==> run A <==
// FFT_TOB
module FFT_TOB  # ( parameter   DEPTH_BUTTER_ONE    = 8    ,
                                DEPTH_BUTTER_TWO    = 4    ,
                                DEPTH_BUTTER_THREE  = 2    ,
                                DEPTH_BTTER_FOUR    = 1    ,  
                                WIDTH               = 16   ,
                                STAGES              = 6    ,
                                FIXED_POINT         = 11   )
( 
input     wire    signed      [WIDTH-1:0]     Input_re          ,
input     wire    signed      [WIDTH-1:0]     Input_Im          ,
input     wire                                cordic_Valid      ,
input     wire                                clk               ,
input     wire                                rst               ,
output    wire    signed      [WIDTH-1:0]     Output_FFT_Re     ,
output    wire    signed      [WIDTH-1:0]     Output_FFT_Im     ,
output    wire                                Data_Valid    
);
clock: 23.2 ns
lec_check: 0
abc_area: 1
cap_margin: 20
core_aspect_ratio: 1.05
core_margin: 2
core_utilization: 72
cts_cluster_diameter: 31
cts_cluster_size: 72
gpl_routability_driven: 1
hold_slack_margin: -0.08
max_routing_layer: met4
min_routing_layer: met1
place_density_lb_addon: 0.21
setup_slack_margin: 3.54
slew_margin: 25
tns_end_percent: 5
run.sh (not shown) runs the stock make flow with config.mk's settings and CLKGATE_MAP_FILE=.
==> run F (differences from run A) <==
==> flow/config.mk (replaced) <==
export PLATFORM = sky130hd
export DESIGN_NAME = FFT_TOB
export DESIGN_NICKNAME = FFT_TOB
export VERILOG_FILES = /design/flow/design.v
export SDC_FILE = /design/flow/constraint.sdc
export NUM_CORES = 4
export LEC_CHECK = 0
export CAP_MARGIN = 20
export CORE_MARGIN = 2
export CORE_UTILIZATION = 65
export CTS_CLUSTER_SIZE = 43
export SETUP_SLACK_MARGIN = -0.95
export SLEW_MARGIN = 20
export TNS_END_PERCENT = 5
==> flow/constraint.sdc (replaced) <==
create_clock -name core_clock -period 15.8 [get_ports {clk}]
set_input_delay 3.1600 -clock core_clock [delete_from_list [all_inputs] [get_ports {clk}]]
set_output_delay 3.1600 -clock core_clock [all_outputs]
set_load 0.01 [all_outputs]
==> run M (differences from run A) <==
==> flow/config.mk (replaced) <==
export PLATFORM = sky130hd
export DESIGN_NAME = FFT_TOB
export DESIGN_NICKNAME = FFT_TOB
export VERILOG_FILES = /design/flow/design.v
export SDC_FILE = /design/flow/constraint.sdc
export NUM_CORES = 4
export LEC_CHECK = 0
export CAP_MARGIN = 20
export CORE_MARGIN = 2
export CORE_UTILIZATION = 33
export SLEW_MARGIN = 20
==> flow/constraint.sdc (replaced) <==
create_clock -name core_clock -period 26.6 [get_ports {clk}]
set_input_delay 5.3200 -clock core_clock [delete_from_list [all_inputs] [get_ports {clk}]]
set_output_delay 5.3200 -clock core_clock [all_outputs]
set_load 0.01 [all_outputs]
==> run K (differences from run A) <==
--- a/flow/config.mk
+++ b/flow/config.mk
@@ -15,8 +15,7 @@
 export GPL_ROUTABILITY_DRIVEN = 1
 export HOLD_SLACK_MARGIN = -0.08
-export MAX_ROUTING_LAYER = met4
 export MIN_ROUTING_LAYER = met1
 export PLACE_DENSITY_LB_ADDON = 0.21
 export SETUP_SLACK_MARGIN = 3.54
 export SLEW_MARGIN = 25
-export TNS_END_PERCENT = 5
+export TNS_END_PERCENT = 30
==> flow/constraint.sdc (replaced) <==
create_clock -name core_clock -period 28.6 [get_ports {clk}]
set_input_delay 5.7200 -clock core_clock [delete_from_list [all_inputs] [get_ports {clk}]]
set_output_delay 5.7200 -clock core_clock [all_outputs]
set_load 0.01 [all_outputs]
==> ci_impl_report.md <==
### Flow metrics

| Metric | Value |
|---|---|
| Avg Cell Area, Syn | `9.25 um^2` |
| Number of cells in Yosys stat | `5829` |
| Global Route Usage Sum | `18.9%` |
| Die H | `408 um` |
| H-tree Lvls | `2` |
| Dominant cell area share | `22.8%` |
| Met3 Use GR | `2.17%` |
| Placer Congestion | `0.961` |
| Syn nets | `7022` |
| Pre-CTS setup slack | `-1.75 ns` |
| CTS resizes | `236` |
| Status | `timing/DRC/antenna clean` |
| Placed Cells | `8551` |
| Area fraction in mux cells | `1.97%` |
| Remaining global-route overflow | `0` |
| AO/OA Area Share | `10.8%` |
| CTS Buf Count | `56` |
| GRT met1 Usage | `25.4%` |
| Final HPWL DP | `125000 um` |
[end of results for run M]
==> ci_impl_report.md <==
### Yosys + OpenROAD results

| Metric | Value |
|---|---|
| Status | `aborted with a tool error` |
| Fail Step | `5_1_grt` |
| Error Message | `[ERROR GRT-0232] Routing congestion too high. Check the congestion heatmap in the GUI.` |
| Met3 Use GR | `65.0%` |
| CTS resizes | `189` |
| GRT met1 Usage | `81.4%` |
| Number of cells in Yosys stat | `6833` |
| AO/OA Area Share | `9.38%` |
| Core footprint | `75000 um^2` |
| Remaining global-route overflow | `384` |
| CTS Buf Count | `85` |
| Die H | `286 um` |
| Global Route Usage Sum | `81.9%` |
| Area fraction in mux cells | `0.0184%` |
| Avg Cell Area, Syn | `7.95 um^2` |
| Placer Congestion | `1.04` |
| Post-Syn Area | `54400 um^2` |
[end of results for run A]
==> ci_impl_report.md <==
### Flow metrics

| Metric | Value |
|---|---|
| Avg Cell Area, Syn | `9.25 um^2` |
| Final setup fails | `79` |
| Pre-CTS setup slack | `-7.69 ns` |
| Layout Check Fail Reasons | `negative setup slack` |
| Remaining global-route overflow | `0` |
| GRT met1 Usage | `49.9%` |
| Global Route Usage Sum | `40.9%` |
| Area fraction in mux cells | `1.97%` |
| Final setup margin | `-6.28 ns` |
| Placed Cells | `7940` |
| Die H | `292 um` |
| AO/OA Area Share | `10.8%` |
| Final HPWL DP | `131000 um` |
| Number of cells in Yosys stat | `5829` |
| Syn nets | `7022` |
| Status | `failed layout checks` |
| Dominant cell area share | `22.8%` |
[end of results for run F]
==> ci_impl_report.md <==
### Flow metrics

| Metric | Value |
|---|---|
| Avg Cell Area, Syn | `7.95 um^2` |
| AO/OA Area Share | `9.38%` |
| Placed Cells | `7808` |
| Status | `timing/DRC/antenna clean` |
| Met3 Use GR | `9.12%` |
| First-pass GRT wire length | `267000 um` |
| Syn nets | `8026` |
| Die H | `286 um` |
| Placer Congestion | `1.02` |
| CTS Buf Count | `88` |
| Area fraction in mux cells | `0.0184%` |
| Global Route Usage Sum | `44.4%` |
| Initial antenna violation count | `4` |
| Final HPWL DP | `116000 um` |
| Remaining global-route overflow | `0` |
| CTS resizes | `494` |
| H-tree Lvls | `3` |
[end of results for run K]
